== lane 1 ==
==> flow/design.v (excerpt) <==
module multiplier (
    output Ready,
    output Valid,
    output [31:0] R,
    input [15:0] X,
    input [15:0] Y,
    input Clk,
    input Rst
);
==> flow/config.mk <==
export PLATFORM = sky130hd
export DESIGN_NAME = multiplier
export DESIGN_NICKNAME = multiplier
export VERILOG_FILES = /design/flow/design.v
export SDC_FILE = /design/flow/constraint.sdc
export NUM_CORES = 4
export LEC_CHECK = 0
export ABC_AREA = 0
export CAP_MARGIN = 20
export CELL_PAD_IN_SITES_DETAIL_PLACEMENT = 0
export CORE_MARGIN = 2
export CORE_UTILIZATION = 58
export CTS_CLUSTER_DIAMETER = 119
export GPL_ROUTABILITY_DRIVEN = 0
export HOLD_SLACK_MARGIN = 0.24
export MAX_ROUTING_LAYER = met4
export PLACE_DENSITY_LB_ADDON = 0.0
export SETUP_SLACK_MARGIN = -0.42
export SLEW_MARGIN = 30
export TNS_END_PERCENT = 85
==> flow/constraint.sdc <==
create_clock -name core_clock -period 9.63 [get_ports {Clk}]
set_input_delay 1.9260 -clock core_clock [delete_from_list [all_inputs] [get_ports {Clk}]]
set_output_delay 1.9260 -clock core_clock [all_outputs]
set_load 0.01 [all_outputs]
run.sh (not shown) runs the stock make flow with config.mk's settings and CLKGATE_MAP_FILE=.
Lane 1 had finished all stages when the layout checks came back failing, citing negative setup slack.
Relative to lane 1, the following input files were edited for lane 2:
Settings: SLEW_MARGIN: 30 -> 20; MAX_ROUTING_LAYER: met4 -> unset; PLACE_DENSITY_LB_ADDON: 0.0 -> unset; TNS_END_PERCENT: 85 -> unset; CORE_UTILIZATION: 58 -> 40; CELL_PAD_IN_SITES_DETAIL_PLACEMENT: 0 -> unset; CTS_CLUSTER_DIAMETER: 119 -> unset; GPL_ROUTABILITY_DRIVEN: 0 -> unset; SETUP_SLACK_MARGIN: -0.42 -> unset; HOLD_SLACK_MARGIN: 0.24 -> unset; ABC_AREA: 0 -> unset; the clock period (ns, I/O delays scaled along): 9.63 -> 12.7.
[summary]
- Lane 2 ran to completion and came out clean on the timing, DRC and antenna checks.
- Number of setup violations in the final report: lower on lane 2
- From lane 1 to lane 2, register area did not move at all.
- [compare] base=lane 1 new=lane 2: detailed-placement wirelength estimate moved up, wire length level, die outline width moved up.
- Buffering overhead: lower on lane 2
- Lane 2 vs lane 1: internal power down in lane 2
- Smallest setup slack after layout came out higher on lane 2 than on lane 1.
- Total negative slack for setup checks: lane 2 vs lane 1 up 10.00 ns

## build 62
Starting RTL as in the previous note.
// multiplier
module multiplier (
    output Ready,
    output Valid,
    output [31:0] R,
    input [15:0] X,
    input [15:0] Y,
    input Clk,
    input Rst
);
==> flow/config.mk <==
export PLATFORM = sky130hd
export DESIGN_NAME = multiplier
export DESIGN_NICKNAME = multiplier
export VERILOG_FILES = /design/flow/design.v
export SDC_FILE = /design/flow/constraint.sdc
export NUM_CORES = 4
export LEC_CHECK = 0
export ABC_AREA = 1
export CAP_MARGIN = 20
export CORE_MARGIN = 2
export CORE_UTILIZATION = 66
export CTS_CLUSTER_DIAMETER = 27
export CTS_CLUSTER_SIZE = 99
export SETUP_SLACK_MARGIN = 2.14
export SLEW_MARGIN = 20
==> flow/constraint.sdc <==
create_clock -name core_clock -period 8.75 [get_ports {Clk}]
set_input_delay 1.7500 -clock core_clock [delete_from_list [all_inputs] [get_ports {Clk}]]
set_output_delay 1.7500 -clock core_clock [all_outputs]
set_load 0.01 [all_outputs]
Status(build 62) = ERROR, stage = clock tree synthesis (4_1_cts)
Input changes introduced in build 68 (baseline for comparison: build 62):
Settings: CTS_CLUSTER_SIZE removed (was 99); ABC_AREA removed (was 1); CTS_CLUSTER_DIAMETER removed (was 27).
[summary]
- Build 68 did not finish; the tool stopped in global routing (5_1_grt) with error GRT-0116.
- When the final numbers for build 68 and build 62 were put side by side, the number of instances in the synthesized netlist turned out to be greater in build 68.
- Delta (build 68 minus build 62): initial core utilization roughly the same; number of core rows rose by about 9%.
- Against build 62, total cell area reported by yosys after synthesis in build 68 rose by more than 10%.
- Going from build 62 to build 68, net count after synthesis picked up an extra 232; die extent in y rose 11 um; post-placement cell count has increased; placed standard-cell area increased about 17%.
- In the reports for build 68 and build 62, the smaller width of the die belongs to build 62.
- Relative to build 62, the area after synthesis measured on build 68 has increased by more than 10%.
Here is what was changed in the inputs of build 67 compared with build 68.
Settings: putting PLACE_DENSITY at 0.36 where nothing was set; putting CTS_CLUSTER_SIZE at 99 where nothing was set; putting ABC_AREA at 1 where nothing was set; swapping 66 for 69 in CORE_UTILIZATION; clearing SETUP_SLACK_MARGIN, which used to be 2.14; swapping 8.75 for 5.66 in the clock period (ns, I/O delays scaled along).
### Flow results
For build 67, the flow was terminated by a tool error in clock tree synthesis (4_1_cts) and produced no final design. What ended build 68 was a tool error in global routing (5_1_grt); the run never finished. Diff build 68 -> build 67: post-synthesis cell count from yosys saw a decrease; worst-case setup slack after placement saw a decrease; cell count after placement saw a decrease; post-synthesis share of cell area spent on and, or, nand and nor gates saw an increase. In build 67 relative to build 68, area reported by Yosys stat had gone down by more than 10%.
The inputs of build 61 differ from those of build 67 as listed below.
Settings: removing CTS_CLUSTER_SIZE (formerly 99); removing PLACE_DENSITY (formerly 0.36); changing CORE_UTILIZATION from 69 to 27; removing ABC_AREA (formerly 1); changing the clock period (ns, I/O delays scaled along) from 5.66 to 14.6.
### Flow results
- Build 67 and build 61: one clean run, build 61; the rest did not finish clean.
- On starting utilization of the core area, the higher figure sits with build 67, not build 61.
- Cell area after placement ends up higher on build 61.
- Build 61 vs build 67 on number of placed instances with taps included: build 61 is the higher one.
- The lower cell count in the Yosys report came out of build 67.
- Summary of build 61 over build 67: post-synthesis instance area saw an increase, standard cell core area saw an increase, synthesized instance count saw an increase, floorplan die area saw an increase.
- Build 61 vs. build 67: synthesis area per yosys climbed about 20%, simple-gate share of the synthesized area decreased 0.45 points.
For build 36, these inputs were changed with respect to build 61:
Settings: CORE_UTILIZATION now 58, was 27; TNS_END_PERCENT now 40, previously not set; SETUP_SLACK_MARGIN now 1.26, previously not set; the clock period (ns, I/O delays scaled along) now 7.09, was 14.6.
Notes after the runs:
Looking at routed wire length, build 36 sits 3.8 mm above build 61. Measured against each other, build 36 and build 61 differ in number of gates resized after CTS, the lower figure coming from build 61. Chip area: build 36 better than build 61. In build 36 the implementation completed, yet the final layout does not meet the checks, the culprit being negative setup slack. Wire length of the first global-routing pass, build 36 vs build 61: up by a few percent.
Here is what was changed in the inputs of build 43 compared with build 36.
Settings: changing CORE_UTILIZATION from 58 to 57; removing TNS_END_PERCENT (formerly 40); removing SETUP_SLACK_MARGIN (formerly 1.26); changing the clock period (ns, I/O delays scaled along) from 7.09 to 7.03.
Findings:
[flow] build 43 | stages: complete | final checks: fail | reason: negative setup slack
Going from build 36 to build 43, combinational cell fraction of total power now sits higher, worst hold slack rose 21 ps.
Combinational logic power on build 43 is up relative to build 36.
Any difference in clock slew seen by the registers of the worst setup and hold paths between build 36 and build 43 is small enough to ignore.
Compared build 36 against build 43; placed cell area within noise.
Power and IR drop assume default switching activity.
